==> inputs of 02-22 <==
Design Topmodule, start of the top module:
module Topmodule(
    input wire Clk,
    input wire Data,
    input wire Reset,
    input wire En,
    output reg Out
    );
	 wire Out_scrambler;
	 wire Out_descrambler;
	 wire Out_convendcoder;
	 wire Out_viterbi;
	 wire Out_interleaver;
	 wire Out_deinterleaver;
	 reg [9:0] counter;
	 Scrambler_control Scrambler (
    .Clk(Clk), 
    .MAC_Data(Data), 
    .Reset(Reset), 
    .En(En), 
    .Out(Out_scrambler)
    );
	 convencoder_control convendcoder (
    .Clk(Clk), 
    .Reset(Reset), 
    .En(En), 
    .Data(Out_scrambler), 
    .kout(Out_convendcoder)
    );
	 control_interleaver interleaved (
    .Clk(Clk), 
    .Reset(Reset), 
    .En(En), 
    .Data(Out_convendcoder), 
    .Out(Out_interleaver)
    );
	 control_deinterleaver deinterleaved (
    .Clk(Clk), 
    .Reset(Reset), 
    .En(En), 
    .Data(Out_interleaver), 
    .Out(Out_deinterleaver) 
    );
	 viterbicontrol vit (
    .Data(Out_deinterleaver), 
    .Clk(Clk), 
    .En(En), 
    .Reset(Reset), 
    .Out(Out_viterbi)
    );
	 Descrambler_control Descrambler (
    .Clk(Clk),  
    .Reset(Reset), 
    .En(En), 
    .Data(Out_viterbi), 
    .Out(Out_descrambler)
    );
  ...
Settings: LEC_CHECK=0, CAP_MARGIN=40, CELL_PAD_IN_SITES_GLOBAL_PLACEMENT=2, CORE_MARGIN=2, CORE_UTILIZATION=70, CTS_CLUSTER_DIAMETER=172, HOLD_SLACK_MARGIN=0.04, PLACE_DENSITY_LB_ADDON=0.27, SETUP_SLACK_MARGIN=2.23, SLEW_MARGIN=20; clock period 8.33 ns.
run.sh (not shown) runs the stock make flow with config.mk's settings and CLKGATE_MAP_FILE=.
==> 08-13 (differences from 02-22) <==
Settings changed: CAP_MARGIN 40 to 20, CELL_PAD_IN_SITES_GLOBAL_PLACEMENT 2 to unset, CORE_UTILIZATION 70 to 40, CTS_CLUSTER_DIAMETER 172 to unset, HOLD_SLACK_MARGIN 0.04 to unset, PLACE_DENSITY_LB_ADDON 0.27 to unset, SETUP_SLACK_MARGIN 2.23 to unset.
==> flow/constraint.sdc (replaced) <==
create_clock -name core_clock -period 12.0 [get_ports {Clk}]
set_input_delay 2.4000 -clock core_clock [delete_from_list [all_inputs] [get_ports {Clk}]]
set_output_delay 2.4000 -clock core_clock [all_outputs]
set_load 0.01 [all_outputs]
==> 04-02 (differences from 02-22) <==
Settings changed: ABC_AREA set to 1, CAP_MARGIN 40 to 20, CELL_PAD_IN_SITES_GLOBAL_PLACEMENT 2 to unset, CORE_ASPECT_RATIO set to 0.7, CORE_UTILIZATION 70 to 72, CTS_CLUSTER_DIAMETER 172 to 371, CTS_CLUSTER_SIZE set to 10, HOLD_SLACK_MARGIN 0.04 to unset, PLACE_DENSITY set to 0.4, PLACE_DENSITY_LB_ADDON 0.27 to unset, SETUP_SLACK_MARGIN 2.23 to 3.49, TNS_END_PERCENT set to 5.
==> flow/constraint.sdc (replaced) <==
create_clock -name core_clock -period 11.6 [get_ports {Clk}]
set_input_delay 2.3200 -clock core_clock [delete_from_list [all_inputs] [get_ports {Clk}]]
set_output_delay 2.3200 -clock core_clock [all_outputs]
set_load 0.01 [all_outputs]
==> 10-26 (differences from 02-22) <==
Settings changed: CAP_MARGIN 40 to 15, CELL_PAD_IN_SITES_GLOBAL_PLACEMENT 2 to unset, CORE_UTILIZATION 70 to 72, CTS_CLUSTER_DIAMETER 172 to 95, CTS_CLUSTER_SIZE set to 17, GPL_ROUTABILITY_DRIVEN set to 0, HOLD_SLACK_MARGIN 0.04 to -0.07, PLACE_DENSITY_LB_ADDON 0.27 to unset, SETUP_SLACK_MARGIN 2.23 to 0.68.
==> flow/constraint.sdc (replaced) <==
create_clock -name core_clock -period 7.74 [get_ports {Clk}]
set_input_delay 1.5480 -clock core_clock [delete_from_list [all_inputs] [get_ports {Clk}]]
set_output_delay 1.5480 -clock core_clock [all_outputs]
set_load 0.01 [all_outputs]
==> results <==
02-22 failed in global placement without I/O (3_1_place_gp_skip_io) with FLW-0024. 04-02 went through all stages and came out clean. 08-13 ran to the end with no violations. 10-26 finished but failed the layout checks on setup timing.
In critical path depth, 10-26 and 08-13 do not differ.
The highest total power belongs to 10-26, the lowest to 04-02.
Core utilization: 04-02 > 10-26 > 08-13.
Hold slack: 10-26 > 04-02 > 08-13.


==> build 80 <==
Topmodule again, from the RTL that the note above started with.
Settings: LEC_CHECK=0, CAP_MARGIN=15, CELL_PAD_IN_SITES_GLOBAL_PLACEMENT=0, CORE_ASPECT_RATIO=0.92, CORE_MARGIN=2, CORE_UTILIZATION=72, CTS_CLUSTER_DIAMETER=172, HOLD_SLACK_MARGIN=-0.08, PLACE_DENSITY=0.63, SETUP_SLACK_MARGIN=2.08, SLEW_MARGIN=20; clock period 8.12 ns.
==> inputs of trial 13, as changes to build 80 <==
==> flow/config.mk (replaced) <==
export PLATFORM = sky130hd
export DESIGN_NAME = Topmodule
export DESIGN_NICKNAME = Topmodule
export VERILOG_FILES = /design/flow/design.v
export SDC_FILE = /design/flow/constraint.sdc
export NUM_CORES = 4
export LEC_CHECK = 0
export ABC_AREA = 1
export CAP_MARGIN = 5
export CORE_MARGIN = 2
export CORE_UTILIZATION = 71
export CTS_CLUSTER_DIAMETER = 220
export CTS_CLUSTER_SIZE = 17
export MAX_ROUTING_LAYER = met4
export SETUP_SLACK_MARGIN = 1.88
export SLEW_MARGIN = 20
==> flow/constraint.sdc (replaced) <==
create_clock -name core_clock -period 9.68 [get_ports {Clk}]
set_input_delay 1.9360 -clock core_clock [delete_from_list [all_inputs] [get_ports {Clk}]]
set_output_delay 1.9360 -clock core_clock [all_outputs]
set_load 0.01 [all_outputs]
==> inputs of build 50, as changes to build 80 <==
==> flow/config.mk (replaced) <==
export PLATFORM = sky130hd
export DESIGN_NAME = Topmodule
export DESIGN_NICKNAME = Topmodule
export VERILOG_FILES = /design/flow/design.v
export SDC_FILE = /design/flow/constraint.sdc
export NUM_CORES = 4
export LEC_CHECK = 0
export ABC_AREA = 1
export CAP_MARGIN = 20
export CORE_MARGIN = 2
export CORE_UTILIZATION = 69
export SLEW_MARGIN = 20
==> flow/constraint.sdc (replaced) <==
create_clock -name core_clock -period 17.6 [get_ports {Clk}]
set_input_delay 3.5200 -clock core_clock [delete_from_list [all_inputs] [get_ports {Clk}]]
set_output_delay 3.5200 -clock core_clock [all_outputs]
set_load 0.01 [all_outputs]
==> run notes <==
Implementation results. In the synthesized netlist, the cells that appear most often are 783 x sky130_fd_sc_hd__dfxtp_1, 779 x sky130_fd_sc_hd__nand2_1, 535 x sky130_fd_sc_hd__nor2_1. After layout, the worst setup slack is -1.57 ns. Buffers added to address setup during post-CTS repair amount to 8. Total setup violations reported at the end of the flow landed at 1.

met2 track demand over resource after global routing is 59.6%. The run finished, with violations left. Setup repair after global routing could not meet its margin everywhere. After detailed routing, the average wire length per cell comes to 19.2 um. The run did not pass the layout checks because of setup timing.
-- figures above: build 80

==> run notes <==
Implementation results. The flow ran to the end and the layout has no timing, DRC or antenna violations. Per the finish-stage timing summary, setup violations number 0. Setup repair after global routing left no endpoint under its margin. Post-CTS setup buffer count landed at 0. For reference, the top cells by count after synthesis are 1293 x sky130_fd_sc_hd__nand2_1, 898 x sky130_fd_sc_hd__inv_1, 783 x sky130_fd_sc_hd__dfxtp_1. Met2 track demand over resource landed at 59.3%. Final worst-path setup slack landed at 6.44 ns.

Of all cell types, the one taking the most synthesized area is sky130_fd_sc_hd__dfxtp_1. Post-layout total power landed at 3.68 mW.
-- figures above: build 50

==> run notes <==
Implementation results. The run finished with no timing, DRC or antenna violations. Total setup violations reported at the end of the flow landed at 0. Post-CTS setup buffer count landed at 14. Setup repair after global routing could not meet its margin everywhere. After layout, the worst setup slack is 0.226 ns.

Met2 track demand over resource landed at 60.3%. In the final routed layout, each cell accounts on average for 16.6 um. By count the netlist is led by 1293 x sky130_fd_sc_hd__nand2_1, 898 x sky130_fd_sc_hd__inv_1, 783 x sky130_fd_sc_hd__dfxtp_1.
-- figures above: trial 13



==> run a <==
Topmodule again, from the RTL that the note above started with.
clock: 11.4 ns
lec_check: 0
abc_area: 1
cap_margin: 40
cell_pad_in_sites_detail_placement: 1
cell_pad_in_sites_global_placement: 2
core_margin: 4
core_utilization: 40
cts_cluster_size: 32
gpl_timing_driven: 0
hold_slack_margin: 0.23
max_routing_layer: met4
min_routing_layer: met2
place_density_lb_addon: 0.11
setup_slack_margin: 1.86
slew_margin: 30
tns_end_percent: 65
==> run b: changes against run a <==
==> flow/config.mk (replaced) <==
export PLATFORM = sky130hd
export DESIGN_NAME = Topmodule
export DESIGN_NICKNAME = Topmodule
export VERILOG_FILES = /design/flow/design.v
export SDC_FILE = /design/flow/constraint.sdc
export NUM_CORES = 4
export LEC_CHECK = 0
export CAP_MARGIN = 15
export CORE_MARGIN = 2
export CORE_UTILIZATION = 72
export CTS_CLUSTER_DIAMETER = 278
export SETUP_SLACK_MARGIN = 1.92
export SLEW_MARGIN = 20
==> flow/constraint.sdc (replaced) <==
create_clock -name core_clock -period 7.63 [get_ports {Clk}]
set_input_delay 1.5260 -clock core_clock [delete_from_list [all_inputs] [get_ports {Clk}]]
set_output_delay 1.5260 -clock core_clock [all_outputs]
set_load 0.01 [all_outputs]
==> Changelog: implementation <==
### Changed

* Outcome: no timing/DRC/antenna violations
* Yosys Instances at 7,262
* Met2 wire length at 99.3 mm
* Power Sequential at 2.74 mW
* Ant diodes at 5
* Top cell area share at 0.329
-- figures above: run a

==> Changelog: implementation <==
### Changed

* Yosys Instances at 5,866
* Outcome: failed layout checks
* Min setup slack post-route at -2.02 ns
* SO Viols: setup timing
* Final setup vio count at 1
-- figures above: run b



==> job 3630 <==
Topmodule again, from the RTL that the note above started with.
Settings: LEC_CHECK=0, ABC_AREA=1, CAP_MARGIN=15, CELL_PAD_IN_SITES_GLOBAL_PLACEMENT=0, CORE_MARGIN=2, CORE_UTILIZATION=72, CTS_CLUSTER_DIAMETER=172, HOLD_SLACK_MARGIN=0.04, PLACE_DENSITY=0.63, SETUP_SLACK_MARGIN=-0.38, SLEW_MARGIN=20; clock period 6.7 ns.
==> job 1914: changes against job 3630 <==
- CAP_MARGIN: 15 -> 20
- CELL_PAD_IN_SITES_GLOBAL_PLACEMENT: 0 -> not set
- CTS_CLUSTER_DIAMETER: 172 -> not set
- HOLD_SLACK_MARGIN: 0.04 -> not set
- PLACE_DENSITY: 0.63 -> not set
- SETUP_SLACK_MARGIN: -0.38 -> not set
==> flow/constraint.sdc (replaced) <==
create_clock -name core_clock -period 10.2 [get_ports {Clk}]
set_input_delay 2.0400 -clock core_clock [delete_from_list [all_inputs] [get_ports {Clk}]]
set_output_delay 2.0400 -clock core_clock [all_outputs]
set_load 0.01 [all_outputs]
==> job 7383: changes against job 3630 <==
- ABC_AREA: 1 -> not set
- CAP_MARGIN: 15 -> 40
- CORE_UTILIZATION: 72 -> 70
- PLACE_DENSITY: 0.63 -> 0.36
- SETUP_SLACK_MARGIN: -0.38 -> -0.78
==> flow/constraint.sdc (replaced) <==
create_clock -name core_clock -period 8.33 [get_ports {Clk}]
set_input_delay 1.6660 -clock core_clock [delete_from_list [all_inputs] [get_ports {Clk}]]
set_output_delay 1.6660 -clock core_clock [all_outputs]
set_load 0.01 [all_outputs]
==> results.toml <==
# implementation run metrics
[critical_path]
rr_worst_depth = 57

[timing]
clock_skew_ps = 19.7

[place]
pre_cts_ws_ps = -165

[die]
fp-utilization_pct = 72.7

[global_route]
grtUsageTotal_pct = 37.2

[route]
first_iter_violations = 5953

[yosys]
area_leaders = "dfxtp_1 (33%), nand2_1 (10%), o21ai_0 (7.7%)"

[outcome]
outcome = "complete, no violations"
# the run above: job 1914

==> results.toml <==
# implementation run metrics
[timing]
worst_slack_ps = -1110
setup_violations = 1

[outcome]
outcome = "failed layout checks"
violations = "setup timing"
# the run above: job 7383

==> results.toml <==
# implementation run metrics
[critical_path]
rr_worst_depth = 53

[timing]
setup_violations = 1
worst_slack_ps = -2810

[outcome]
violations = "setup timing"
outcome = "failed layout checks"
# the run above: job 3630



==> run H <==
Topmodule again, from the RTL that the note above started with.
make LEC_CHECK=0 CAP_MARGIN=20 CORE_MARGIN=2 CORE_UTILIZATION=40 GPL_TIMING_DRIVEN=0 MAX_ROUTING_LAYER=met4 SETUP_SLACK_MARGIN=1.5 SLEW_MARGIN=20 TNS_END_PERCENT=65 finish   # period 8.69 ns
==> run A (differences from run H) <==
==> flow/config.mk (replaced) <==
export PLATFORM = sky130hd
export DESIGN_NAME = Topmodule
export DESIGN_NICKNAME = Topmodule
export VERILOG_FILES = /design/flow/design.v
export SDC_FILE = /design/flow/constraint.sdc
export NUM_CORES = 4
export LEC_CHECK = 0
export CAP_MARGIN = 15
export CELL_PAD_IN_SITES_GLOBAL_PLACEMENT = 0
export CORE_MARGIN = 2
export CORE_UTILIZATION = 72
export CTS_CLUSTER_DIAMETER = 348
export HOLD_SLACK_MARGIN = 0.29
export PLACE_DENSITY = 0.63
export SETUP_SLACK_MARGIN = 0.42
export SLEW_MARGIN = 20
export TNS_END_PERCENT = 10
==> flow/constraint.sdc (replaced) <==
create_clock -name core_clock -period 8.12 [get_ports {Clk}]
set_input_delay 1.6240 -clock core_clock [delete_from_list [all_inputs] [get_ports {Clk}]]
set_output_delay 1.6240 -clock core_clock [all_outputs]
set_load 0.01 [all_outputs]
==> run B (differences from run H) <==
--- a/flow/config.mk
+++ b/flow/config.mk
@@ -9,7 +9,4 @@
 export CORE_MARGIN = 2
 export CORE_UTILIZATION = 40
-export GPL_TIMING_DRIVEN = 0
-export MAX_ROUTING_LAYER = met4
-export SETUP_SLACK_MARGIN = 1.5
+export SETUP_SLACK_MARGIN = 0.91
 export SLEW_MARGIN = 20
-export TNS_END_PERCENT = 65
==> flow/constraint.sdc (replaced) <==
create_clock -name core_clock -period 11.2 [get_ports {Clk}]
set_input_delay 2.2400 -clock core_clock [delete_from_list [all_inputs] [get_ports {Clk}]]
set_output_delay 2.2400 -clock core_clock [all_outputs]
set_load 0.01 [all_outputs]
==> results_slide.txt <==
Synthesis and Place & Route Summary

Run status
  • Failing Checks: setup timing
  • Status: failed layout checks

Cells and area
  • Flop share of the area: 0.313
  • Fin cells: 6577
  • Layout area overhead: 8.15%

Global routing
  • Vias in the first global route: just over 40000
  • Routing usage on met1: 0.484

Pwr
  • Comb pwr share: 0.010

Die
  • Die Ht: 258 µm
  • DIE WIDTH: 258 µm

Timing
  • Setup violators final: 1
  • Minimum clock period: 9.40 ns
  • Final WS setup: -1.28 ns

Route
  • Via count: 43900

Clock tree
  • TritonCTS Buffers: 82
[end of results for run A]
==> results_slide.txt <==
Synthesis and Place & Route Summary

Run status
  • Status: no timing/DRC/antenna violations

Pwr
  • Comb pwr share: 0.010

Timing
  • Setup violators final: 0
  • Final WS setup: ~1.5 ns
  • Minimum clock period: 9.73 ns

Cells and area
  • Fin cells: 7195
  • Flop share of the area: 0.310

Global routing
  • Routing usage on met1: 0.304
  • Vias in the first global route: between 30000 and 40000

Route
  • Via count: 42200

Die
  • DIE WIDTH: 344 µm
  • Die Ht: 344 µm
[end of results for run B]
==> results_slide.txt <==
Synthesis and Place & Route Summary

Run status
  • Failing Checks: setup timing
  • Status: failed layout checks

Global routing
  • Vias in the first global route: ~42000
  • Routing usage on met1: 0.340

Timing
  • Final WS setup: -0.619 ns
  • Setup violators final: 1
  • Minimum clock period: 9.31 ns

Die
  • DIE WIDTH: 344 µm
  • Die Ht: 344 µm

Clock tree
  • TritonCTS Buffers: between 80 and 90

Cells and area
  • Flop share of the area: 0.303
  • Layout area overhead: 11.7%
  • Fin cells: around 7600

Yosys
  • Yosys simple share: 0.224
[end of results for run H]


==> inputs of v8 <==
Topmodule again, from the RTL that the note above started with.
## Topmodule
module Topmodule(
    input wire Clk,
    input wire Data,
    input wire Reset,
    input wire En,
    output reg Out
    );
	 wire Out_scrambler;
	 wire Out_descrambler;
	 wire Out_convendcoder;
	 wire Out_viterbi;
	 wire Out_interleaver;
	 wire Out_deinterleaver;
	 reg [9:0] counter;
	 Scrambler_control Scrambler (
    .Clk(Clk), 
    .MAC_Data(Data), 
    .Reset(Reset), 
    .En(En), 
    .Out(Out_scrambler)
    );
	 convencoder_control convendcoder (
    .Clk(Clk), 
    .Reset(Reset), 
    .En(En), 
    .Data(Out_scrambler), 
    .kout(Out_convendcoder)
    );
	 control_interleaver interleaved (
    .Clk(Clk), 
    .Reset(Reset), 
    .En(En), 
    .Data(Out_convendcoder), 
    .Out(Out_interleaver)
    );
	 control_deinterleaver deinterleaved (
    .Clk(Clk), 
    .Reset(Reset), 
    .En(En), 
    .Data(Out_interleaver), 
    .Out(Out_deinterleaver) 
    );
	 viterbicontrol vit (
    .Data(Out_deinterleaver), 
    .Clk(Clk), 
    .En(En), 
    .Reset(Reset), 
    .Out(Out_viterbi)
    );
	 Descrambler_control Descrambler (
    .Clk(Clk),  
    .Reset(Reset), 
    .En(En), 
    .Data(Out_viterbi), 
    .Out(Out_descrambler)
    );
	always@ (posedge Clk)begin
		if(~En || Reset) begin
			Out <= 1'b0;
			counter <= 10'b0;
		end
		else 
			Out <= Out_descrambler;
	end
endmodule
clock: 12.2 ns
lec_check: 0
abc_area: 1
cap_margin: 20
cell_pad_in_sites_detail_placement: 1
cell_pad_in_sites_global_placement: 3
core_aspect_ratio: 1.38
core_margin: 6
core_utilization: 59
cts_cluster_diameter: 272
gpl_routability_driven: 0
place_density_lb_addon: 0.03
setup_slack_margin: 2.42
slew_margin: 30
==> v31 (differences from v8) <==
==> flow/config.mk (replaced) <==
export PLATFORM = sky130hd
export DESIGN_NAME = Topmodule
export DESIGN_NICKNAME = Topmodule
export VERILOG_FILES = /design/flow/design.v
export SDC_FILE = /design/flow/constraint.sdc
export NUM_CORES = 4
export LEC_CHECK = 0
export CAP_MARGIN = 20
export CORE_MARGIN = 2
export CORE_UTILIZATION = 17
export SLEW_MARGIN = 20
==> flow/constraint.sdc (replaced) <==
create_clock -name core_clock -period 11.2 [get_ports {Clk}]
set_input_delay 2.2400 -clock core_clock [delete_from_list [all_inputs] [get_ports {Clk}]]
set_output_delay 2.2400 -clock core_clock [all_outputs]
set_load 0.01 [all_outputs]
==> v27 (differences from v8) <==
==> flow/config.mk (replaced) <==
export PLATFORM = sky130hd
export DESIGN_NAME = Topmodule
export DESIGN_NICKNAME = Topmodule
export VERILOG_FILES = /design/flow/design.v
export SDC_FILE = /design/flow/constraint.sdc
export NUM_CORES = 4
export LEC_CHECK = 0
export CAP_MARGIN = 15
export CORE_MARGIN = 2
export CORE_UTILIZATION = 72
export CTS_CLUSTER_DIAMETER = 95
export HOLD_SLACK_MARGIN = -0.07
export SETUP_SLACK_MARGIN = 0.68
export SLEW_MARGIN = 20
==> flow/constraint.sdc (replaced) <==
create_clock -name core_clock -period 7.74 [get_ports {Clk}]
set_input_delay 1.5480 -clock core_clock [delete_from_list [all_inputs] [get_ports {Clk}]]
set_output_delay 1.5480 -clock core_clock [all_outputs]
set_load 0.01 [all_outputs]
==> v21 (differences from v8) <==
==> flow/config.mk (replaced) <==
export PLATFORM = sky130hd
export DESIGN_NAME = Topmodule
export DESIGN_NICKNAME = Topmodule
export VERILOG_FILES = /design/flow/design.v
export SDC_FILE = /design/flow/constraint.sdc
export NUM_CORES = 4
export LEC_CHECK = 0
export ABC_AREA = 1
export CAP_MARGIN = 20
export CORE_MARGIN = 2
export CORE_UTILIZATION = 69
export CTS_CLUSTER_DIAMETER = 394
export SLEW_MARGIN = 20
==> flow/constraint.sdc (replaced) <==
create_clock -name core_clock -period 8.68 [get_ports {Clk}]
set_input_delay 1.7360 -clock core_clock [delete_from_list [all_inputs] [get_ports {Clk}]]
set_output_delay 1.7360 -clock core_clock [all_outputs]
set_load 0.01 [all_outputs]
==> notes <==
v27 finished with negative setup slack left. v21 finished with negative setup slack left. v31 passed the timing, DRC and antenna checks. v8 stopped in global placement without I/O.
Worst hold slack, highest first: v27, v21, v31.
Of v31 and v27, v27 has the higher sequential share of layout area (gap 1.8 points).
Global-route usage, lowest first: v31, v21, v27.
Of v31 and v27, v27 has the higher first-iteration DRC count (gap 32%, measured against v27).
Design area: v27 < v21 < v31.
Non-clock buffer count, highest first: v27, v21, v31.
Core utilization: v27 > v21 > v31.
Die area: v27 < v21 < v8 < v31.
Power is estimated from default activity; no workload was simulated.
